Design algorithm_top, start of the top module:
module algorithm_top (
  input  logic                 clk,
  input  logic                 rst_n,
  input  logic                 s_valid,
  output logic                 s_ready,
  input  params_pkg::in_t      s_data,
  output logic                 m_valid,
  input  logic                 m_ready,
  output params_pkg::out_t     m_data
);
Size in the first run: about 7,500 cells after synthesis, ~910 flip-flops, ~34 I/O pins, about 0.077 mm2 of cells after synthesis.
clock: 7.65 ns
lec_check: 0
cap_margin: 10
cell_pad_in_sites_detail_placement: 2
core_aspect_ratio: 0.65
core_margin: 2
core_utilization: 33
cts_cluster_diameter: 397
gpl_routability_driven: 1
place_density_lb_addon: 0.11
setup_slack_margin: -0.03
slew_margin: 15
run.sh (not shown) runs the stock make flow with config.mk's settings and CLKGATE_MAP_FILE=.
==> next run, changes <==
==> flow/config.mk (replaced) <==
export PLATFORM = sky130hd
export DESIGN_NAME = algorithm_top
export DESIGN_NICKNAME = algorithm_top
export VERILOG_FILES = /design/flow/design.v
export SDC_FILE = /design/flow/constraint.sdc
export NUM_CORES = 4
export LEC_CHECK = 0
export CAP_MARGIN = 20
export CORE_MARGIN = 2
export CORE_UTILIZATION = 18
export SLEW_MARGIN = 20
==> flow/constraint.sdc (replaced) <==
create_clock -name core_clock -period 7.72 [get_ports {clk}]
set_input_delay 1.5440 -clock core_clock [delete_from_list [all_inputs] [get_ports {clk}]]
set_output_delay 1.5440 -clock core_clock [all_outputs]
set_load 0.01 [all_outputs]
The changed run finished clean. Core utilization shrinks by 16 points. Clock-buffer cell count climbs by 7. Worst hold slack loses 0.033 ns. Design area increases by a few percent. Non-clock buffer count fell by 3. Register-to-register slack gets better by 0.29 ns. Routed wire length fell by a quarter to a third. Worst setup slack improved by 0.29 ns.
==> next run, changes <==
--- a/flow/config.mk
+++ b/flow/config.mk
@@ -8,4 +8,4 @@
 export CAP_MARGIN = 20
 export CORE_MARGIN = 2
-export CORE_UTILIZATION = 18
+export CORE_UTILIZATION = 40
 export SLEW_MARGIN = 20
==> flow/constraint.sdc (replaced) <==
create_clock -name core_clock -period 5.56 [get_ports {clk}]
set_input_delay 1.1120 -clock core_clock [delete_from_list [all_inputs] [get_ports {clk}]]
set_output_delay 1.1120 -clock core_clock [all_outputs]
set_load 0.01 [all_outputs]
The changed run ran to the end with no violations.
Clock skew went down by 0.0042 ns.
Global-route usage grows by 9.9 points.
Setup slack gets worse by 1.7 ns.
Clock-buffer cell count went up by 6.
Core utilization goes up by 23 points.
Wire length rose by a few percent.
Final area falls by a few percent.
==> next run, changes <==
--- a/flow/config.mk
+++ b/flow/config.mk
@@ -6,6 +6,9 @@
 export NUM_CORES = 4
 export LEC_CHECK = 0
-export CAP_MARGIN = 20
+export CAP_MARGIN = 0
 export CORE_MARGIN = 2
-export CORE_UTILIZATION = 40
+export CORE_UTILIZATION = 72
+export CTS_CLUSTER_SIZE = 49
+export PLACE_DENSITY_LB_ADDON = 0.0
+export SETUP_SLACK_MARGIN = 0.45
 export SLEW_MARGIN = 20
==> flow/constraint.sdc (replaced) <==
create_clock -name core_clock -period 1.57 [get_ports {clk}]
set_input_delay 0.3140 -clock core_clock [delete_from_list [all_inputs] [get_ports {clk}]]
set_output_delay 0.3140 -clock core_clock [all_outputs]
set_load 0.01 [all_outputs]
This time the run never finished: it broke off in clock tree synthesis (4_1_cts). Synthesized area is unchanged. Die area is lower by 44%. Synthesized cell count does not change.

========
## build 67
algorithm_top again, from the RTL that the note above started with.
clock: 5.56 ns
lec_check: 0
cap_margin: 20
core_margin: 2
core_utilization: 30
slew_margin: 20
> inputs changed (build 67 -> build 25)
diff --git a/flow/config.mk b/flow/config.mk
--- a/flow/config.mk
+++ b/flow/config.mk
@@ -6,6 +6,10 @@
 export NUM_CORES = 4
 export LEC_CHECK = 0
-export CAP_MARGIN = 20
+export CAP_MARGIN = 40
 export CORE_MARGIN = 2
-export CORE_UTILIZATION = 30
+export CORE_UTILIZATION = 72
+export CTS_CLUSTER_DIAMETER = 320
+export CTS_CLUSTER_SIZE = 26
+export PLACE_DENSITY_LB_ADDON = 0.0
+export SETUP_SLACK_MARGIN = 0.14
 export SLEW_MARGIN = 20
==> flow/constraint.sdc <==
create_clock -name core_clock -period 1.57 [get_ports {clk}]
set_input_delay 0.3140 -clock core_clock [delete_from_list [all_inputs] [get_ports {clk}]]
set_output_delay 0.3140 -clock core_clock [all_outputs]
set_load 0.01 [all_outputs]
==> comparison <==
- Of build 67 and build 25, only build 25 never reached the final stage.
- For build 25, the flow was terminated by a tool error in global routing (5_1_grt) and produced no final design.
- Re synthesized area: no difference whatsoever between build 67 and build 25.
- The number of distinct library cells after synthesis on build 67 is in line with that on build 25.
- Standard-cell row count for build 25: 66 down relative to build 67
Edits applied to the flow inputs when going from build 25 to build 46:
==> flow/config.mk <==
export PLATFORM = sky130hd
export DESIGN_NAME = algorithm_top
export DESIGN_NICKNAME = algorithm_top
export VERILOG_FILES = /design/flow/design.v
export SDC_FILE = /design/flow/constraint.sdc
export NUM_CORES = 4
export LEC_CHECK = 0
export CAP_MARGIN = 5
export CORE_MARGIN = 2
export CORE_UTILIZATION = 72
export CTS_CLUSTER_DIAMETER = 91
export SETUP_SLACK_MARGIN = -0.29
export SLEW_MARGIN = 20
==> flow/constraint.sdc <==
create_clock -name core_clock -period 4.16 [get_ports {clk}]
set_input_delay 0.8320 -clock core_clock [delete_from_list [all_inputs] [get_ports {clk}]]
set_output_delay 0.8320 -clock core_clock [all_outputs]
set_load 0.01 [all_outputs]
==> results <==
The flow for build 46 finished, though final verification flagged negative setup slack. The maximum level of the CTS H-tree number comes out lower for build 25 vs build 46. Worst slack at placement delta (build 46 − build 25): favourable. Number of instances resized during post-cts repair shrinks by more than half when moving from build 25 to build 46. Compared to build 25, build 46 has cell total after placement 11% lower. Reported for build 46 and build 25, flop and latch count out of synthesis turned out identical to the last digit. Reported for build 46 and build 25, yosys-reported design area after synthesis turned out identical to the last digit.
Here is what was changed in the inputs of build 47 compared with build 46.
diff --git a/flow/config.mk b/flow/config.mk
--- a/flow/config.mk
+++ b/flow/config.mk
@@ -6,8 +6,6 @@
 export NUM_CORES = 4
 export LEC_CHECK = 0
-export CAP_MARGIN = 5
+export CAP_MARGIN = 20
 export CORE_MARGIN = 2
-export CORE_UTILIZATION = 72
-export CTS_CLUSTER_DIAMETER = 91
-export SETUP_SLACK_MARGIN = -0.29
+export CORE_UTILIZATION = 64
 export SLEW_MARGIN = 20
==> flow/constraint.sdc <==
create_clock -name core_clock -period 4.87 [get_ports {clk}]
set_input_delay 0.9740 -clock core_clock [delete_from_list [all_inputs] [get_ports {clk}]]
set_output_delay 0.9740 -clock core_clock [all_outputs]
set_load 0.01 [all_outputs]
Findings:
None of the runs build 47 and build 46 ends with a clean layout.
[build 46] flow finished | final checks: failed | reasons: negative setup slack
The routed length on met2 in build 46 is 1.3 times that in build 47.
On post-layout instance count excluding filler cells: build 47 sits below build 46.
In the flow results for build 47 and build 46, the count of TritonRoute iterations in the first routing pass is smaller on build 47.
Sort build 47 and build 46 by clock skew after layout desc -> top: build 46
Routing usage on met1 (lower): build 47
The lower worst setup slack of build 47 and build 46 is in build 46.
Build 46 reports its slowest cell on the critical path as or4_4 while build 47 reports fa_2.
